Setup of run A:
Design seq_mult, start of the top module:
module seq_mult(d, done, clk, a, b, go, reset);
  parameter n=32, log2n=5;
  output [2*n-1:0] d;
  output reg done;
	input clk;
	input [n-1:0] a, b;
	input go, reset;
	reg c;
	reg [n-1:0] p, q, m;
	reg [log2n:0]count;
	reg [n:0] sum;
	reg [log2n:0] count_n;
	always @(posedge clk, posedge reset)
		if(reset == 1) begin
			done <= 0;
		end
    else if(reset == 0) begin
			if(go) begin
				c <= 0;
        p <= 0;
				q <= a;
				m <= b;
				done <= 0;
				count <= n;
      end
			else if (!done) begin
				if (q[0] == 0) begin
					sum = 0 + p; 
				end
				else begin
					sum = m + p; 
				end
				{c,p,q} <= {sum,q} >> 1;
				count_n = count - 1;
				count <= count_n;
				if (count_n == 0) begin
					done <= 1;
				end
			end
		end
	assign d = {p,q};
endmodule
make LEC_CHECK=0 CAP_MARGIN=20 CORE_MARGIN=2 CORE_UTILIZATION=66 PLACE_DENSITY=0.6 SLEW_MARGIN=20 finish   # period 2.67 ns
run.sh (not shown) runs the stock make flow with config.mk's settings and CLKGATE_MAP_FILE=.
Status run A: flow complete, layout not clean - negative setup slack
The following lists how run B was set up differently from run A:
Settings: HOLD_SLACK_MARGIN now -0.09, previously not set; CTS_CLUSTER_SIZE now 38, previously not set; the clock period (ns, I/O delays scaled along) now 2.77, was 2.67.
Notes after the runs:
Final checks on run B, whose flow otherwise completed, came back failing, citing negative setup slack.
| run A | all stages done | FAIL | negative setup slack |
In the tables for run A and run B, routed wire length reads higher with run A.
In run B the setup slack turned out 0.27 ns higher than in run A.
Going from run A to run B, area after detailed placement decreased by about 1.2% relative to the old numbers, clock skew now smaller, cell area power density shrank by about 10%.
The following lists how run C was set up differently from run B:
Settings: removing CTS_CLUSTER_SIZE (formerly 38); removing HOLD_SLACK_MARGIN (formerly -0.09); changing CORE_UTILIZATION from 66 to 40; changing the clock period (ns, I/O delays scaled along) from 2.77 to 2.19.
==> results <==
- Final checks on run C, whose flow otherwise completed, came back failing, citing negative setup slack.
- Logic depth of the worst setup path including buffers (lower): run B
- Summary: with run B as the reference, total power draw in run C moved up by more than a quarter.
- The number of buffer and inverter stages on the critical path of run C exceeds that of run B by 2.
- Core utilization came out lower on run C than on run B.
- From run B to run C the numbers moved as follows: final non-filler cell total picked up an extra 192, routed metal-1 wire length moved up, wire length on met3 has decreased, final area went up.
For run D, these inputs were changed with respect to run C:
Settings: changing CORE_UTILIZATION from 40 to 66; setting SETUP_SLACK_MARGIN to -0.16 for the first time; removing PLACE_DENSITY (formerly 0.6); changing the clock period (ns, I/O delays scaled along) from 2.19 to 2.64.
### Flow results
- On final area, the higher figure sits with run C, not run D.
- Run D finished all stages; however, its layout fails the closing checks, the failures being negative setup slack.
- [compare] base=run C new=run D: logic depth of the worst setup path including buffers decreased by 2 relative to the old numbers; post-detailed-route DRC marker count closely matched the old numbers.

* * *

Starting RTL as in the previous note.
Settings: LEC_CHECK=0, CAP_MARGIN=20, CORE_MARGIN=2, CORE_UTILIZATION=53, SETUP_SLACK_MARGIN=0.44, SLEW_MARGIN=20; clock period 2.23 ns.
The first run ran to the end with violations: negative setup slack.
Next try:
Settings changed: ABC_AREA set to 1, CORE_UTILIZATION 53 to 40, PLACE_DENSITY_LB_ADDON set to 0.15, SETUP_SLACK_MARGIN 0.44 to unset.
Clock period 2.23 ns to 3.3 ns, I/O delays scaled along.
Now the flow finished clean.
Area after synthesis went up by 12%.
Wire length fell by 5.3%.
Non-clock buffer count decreases by 162.
Power shrinks by 36%.
Clock power falls by about 9%.
Global-route usage drops by 9.9 points.
Next try:
Settings changed: CELL_PAD_IN_SITES_GLOBAL_PLACEMENT set to 3, CORE_UTILIZATION 40 to 68, CTS_CLUSTER_DIAMETER set to 262, CTS_CLUSTER_SIZE set to 89, GPL_ROUTABILITY_DRIVEN set to 0, SETUP_SLACK_MARGIN set to 0.1.
Result: The new run ended with an error in global placement without I/O (3_1_place_gp_skip_io). Die area went down by 40%. Synthesized area stays the same. Synthesized cell count stays the same.
Next try:
Settings changed: ABC_AREA 1 to unset, CELL_PAD_IN_SITES_GLOBAL_PLACEMENT 3 to unset, CORE_ASPECT_RATIO set to 0.5, CORE_UTILIZATION 68 to 44, CTS_CLUSTER_DIAMETER 262 to 356, CTS_CLUSTER_SIZE 89 to 98, GPL_ROUTABILITY_DRIVEN 0 to unset, PLACE_DENSITY set to 0.6, PLACE_DENSITY_LB_ADDON 0.15 to unset, SETUP_SLACK_MARGIN 0.1 to 0.93, TNS_END_PERCENT set to 5.
Now the flow produced a clean layout.
Area after synthesis came out lower by 11%.
Die size rose by 37%.
Synthesized cell count came out lower by 43%.

* * *

seq_mult again, from the RTL that the note above started with.
Settings: LEC_CHECK=0, CAP_MARGIN=20, CORE_MARGIN=10, CORE_UTILIZATION=56, CTS_CLUSTER_DIAMETER=356, CTS_CLUSTER_SIZE=98, MIN_ROUTING_LAYER=met2, PLACE_DENSITY=0.6, SLEW_MARGIN=20, TNS_END_PERCENT=5; clock period 3.3 ns.
The baseline ran to the end with no violations.
Edit:
- CORE_ASPECT_RATIO: not set -> 0.5
- CORE_MARGIN: 10 -> 2
- CORE_UTILIZATION: 56 -> 40
- CTS_CLUSTER_DIAMETER: 356 -> 377
- MIN_ROUTING_LAYER: met2 -> not set
- PLACE_DENSITY: 0.6 -> not set
- TNS_END_PERCENT: 5 -> not set
Effect: Via count fell by a quarter to a third; worst setup slack improved by 100 ps; non-clock buffer count falls by 1.
Edit:
- CORE_UTILIZATION: 40 -> 57
- CTS_CLUSTER_SIZE: 98 -> 99
- TNS_END_PERCENT: not set -> 5
After rerunning:
- sequential share of layout area goes up by 0.57 points
- maximum frequency goes down by 1.2%
- sequential cell count stays the same
- clock skew goes up by 3.3 ps
- final cell count goes down by 7.0%
- final area goes down by 1.4%
- clock power goes down by about 8%
- clock-buffer cell count stays the same
- utilization goes up by 22 points
- global-route usage goes up by 6.9 points

* * *

Setup of old:
seq_mult again, from the RTL that the note above started with.
==> flow/design.v (excerpt) <==
module seq_mult(d, done, clk, a, b, go, reset);
  parameter n=32, log2n=5;
  output [2*n-1:0] d;
  output reg done;
	input clk;
	input [n-1:0] a, b;
	input go, reset;
	reg c;
	reg [n-1:0] p, q, m;
	reg [log2n:0]count;
	reg [n:0] sum;
	reg [log2n:0] count_n;
	always @(posedge clk, posedge reset)
		if(reset == 1) begin
			done <= 0;
		end
    else if(reset == 0) begin
			if(go) begin
				c <= 0;
        p <= 0;
				q <= a;
				m <= b;
				done <= 0;
				count <= n;
      end
			else if (!done) begin
				if (q[0] == 0) begin
					sum = 0 + p; 
				end
				else begin
					sum = m + p; 
				end
				{c,p,q} <= {sum,q} >> 1;
				count_n = count - 1;
				count <= count_n;
				if (count_n == 0) begin
					done <= 1;
				end
			end
		end
	assign d = {p,q};
endmodule
clock: 2.77 ns
lec_check: 0
cap_margin: 20
core_margin: 2
core_utilization: 70
cts_cluster_diameter: 381
cts_cluster_size: 38
hold_slack_margin: -0.09
place_density: 0.6
slew_margin: 20
For old, the flow was terminated by a tool error in global routing (5_1_grt) and produced no final design.
> inputs changed (old -> new)
- CTS_CLUSTER_DIAMETER: 381 -> unset
- CORE_UTILIZATION: 70 -> 40
- HOLD_SLACK_MARGIN: -0.09 -> unset
- CTS_CLUSTER_SIZE: 38 -> unset
- the clock period (ns, I/O delays scaled along): 2.77 -> 2.94
### Flow results
new finished all stages; the layout is clean.
Changes observed in new relative to old: setup slack at placement grew by 0.19 ns; die size climbed 71%.
new: placed standard-cell area is 110 sq um higher than what old reported.
Re net count after synthesis: no difference whatsoever between new and old.
Worst-case clock buffer depth came out exactly the same in new and old.
Re post-synthesis sequential element count: no difference whatsoever between new and old.
Side by side, instance count after placement with tap cells included turned out higher in new than in old.
Re post-synthesis instance total: no difference whatsoever between old and new.

* * *

v11:
The RTL this note starts from:
==> flow/design.v <==
module seq_mult(d, done, clk, a, b, go, reset);
  parameter n=32, log2n=5;
  output [2*n-1:0] d;
  output reg done;
	input clk;
	input [n-1:0] a, b;
	input go, reset;
	reg c;
	reg [n-1:0] p, q, m;
	reg [log2n:0]count;
	reg [n:0] sum;
	reg [log2n:0] count_n;
	always @(posedge clk, posedge reset)
		if(reset == 1) begin
			done <= 0;
		end
    else if(reset == 0) begin
			if(go) begin
				c <= 0;
        p <= 0;
				q <= a;
				m <= b;
				done <= 0;
				count <= n;
      end
			else if (!done) begin
				if (q[0] == 0) begin
					sum = 0 + p; 
				end
				else begin
					sum = m + p; 
				end
				{c,p,q} <= {sum,q} >> 1;
				count_n = count - 1;
				count <= count_n;
				if (count_n == 0) begin
					done <= 1;
				end
			end
		end
	assign d = {p,q};
endmodule
clock: 1.89 ns
lec_check: 0
cap_margin: 20
core_margin: 2
core_utilization: 57
cts_cluster_diameter: 145
cts_cluster_size: 98
place_density: 0.6
setup_slack_margin: 0.45
slew_margin: 20
tns_end_percent: 15
Complete run, failing final checks: v11, reason negative setup slack.
Input-level comparison between v22 and v11:
- clearing CTS_CLUSTER_SIZE, which used to be 98
- clearing SETUP_SLACK_MARGIN, which used to be 0.45
- clearing TNS_END_PERCENT, which used to be 15
- clearing CTS_CLUSTER_DIAMETER, which used to be 145
- swapping 57 for 40 in CORE_UTILIZATION
- swapping 1.89 for 3.3 in the clock period (ns, I/O delays scaled along)
### Flow results
v11 → v22: total number of cells along the worst setup path decreased 3, overall die area up 41%, design area shrank by about 17%. v22: full flow OK, the timing, design-rule and antenna checks passed. v22 ended with less overall power of the completed layout than v11.
The following lists how v1 was set up differently from v22:
- changing CORE_UTILIZATION from 40 to 56
- setting CTS_CLUSTER_SIZE to 98 for the first time
- setting TNS_END_PERCENT to 5 for the first time
- setting CTS_CLUSTER_DIAMETER to 356 for the first time
==> comparison <==
In v1, routed length per instance is higher than in v22. The worst setup slack for register-to-register paths number comes out higher for v22 vs v1. v22 → v1: synthesized cell count saw little to no change, first-pass GRT wire length saw a decrease, port buffer count saw little to no change. Summary of v1 over v22: clock network fraction of design power decreased 3.6 points, power per unit of standard cell area -3.1%.
[inputs] v21 vs v1
- putting SETUP_SLACK_MARGIN at -0.01 where nothing was set
- swapping 56 for 40 in CORE_UTILIZATION
- swapping 356 for 235 in CTS_CLUSTER_DIAMETER
- clearing PLACE_DENSITY, which used to be 0.6
- clearing CTS_CLUSTER_SIZE, which used to be 98
- clearing TNS_END_PERCENT, which used to be 5
- swapping 20 for 35 in SLEW_MARGIN
==> results <==
Both conditions hold for v21: the flow ran to the end and the final layout passed the timing, design-rule and antenna checks. Cmp v1 and v21 / number of global-route vias before repair / higher: v21. Part of the total power dissipated in the clock network (lower): v1. Comparing total track usage for v1 and v21, the bigger number came from v1. Per the comparison of v21 with v1, overall power higher, number of cells on the worst reg-to-reg path has remained practically unchanged.
Modified inputs, v35 compared to v21
- changing CORE_UTILIZATION from 40 to 54
- changing CTS_CLUSTER_DIAMETER from 235 to 377
- setting TNS_END_PERCENT to 5 for the first time
- changing SLEW_MARGIN from 35 to 20
- removing SETUP_SLACK_MARGIN (formerly -0.01)
- setting CORE_ASPECT_RATIO to 0.5 for the first time
- setting CTS_CLUSTER_SIZE to 99 for the first time
## What came out
Reported for v21 and v35, clock-buffer cell count turned out identical to the last digit.
Leakage dissipation of v21 is on par with v35.
Summary: with v21 as the reference, post-placement cell area in v35 moved down slightly.
Diff v21 -> v35: chip area decreased 25%; design area fell about 0.5%.
Power and IR drop assume default switching activity.
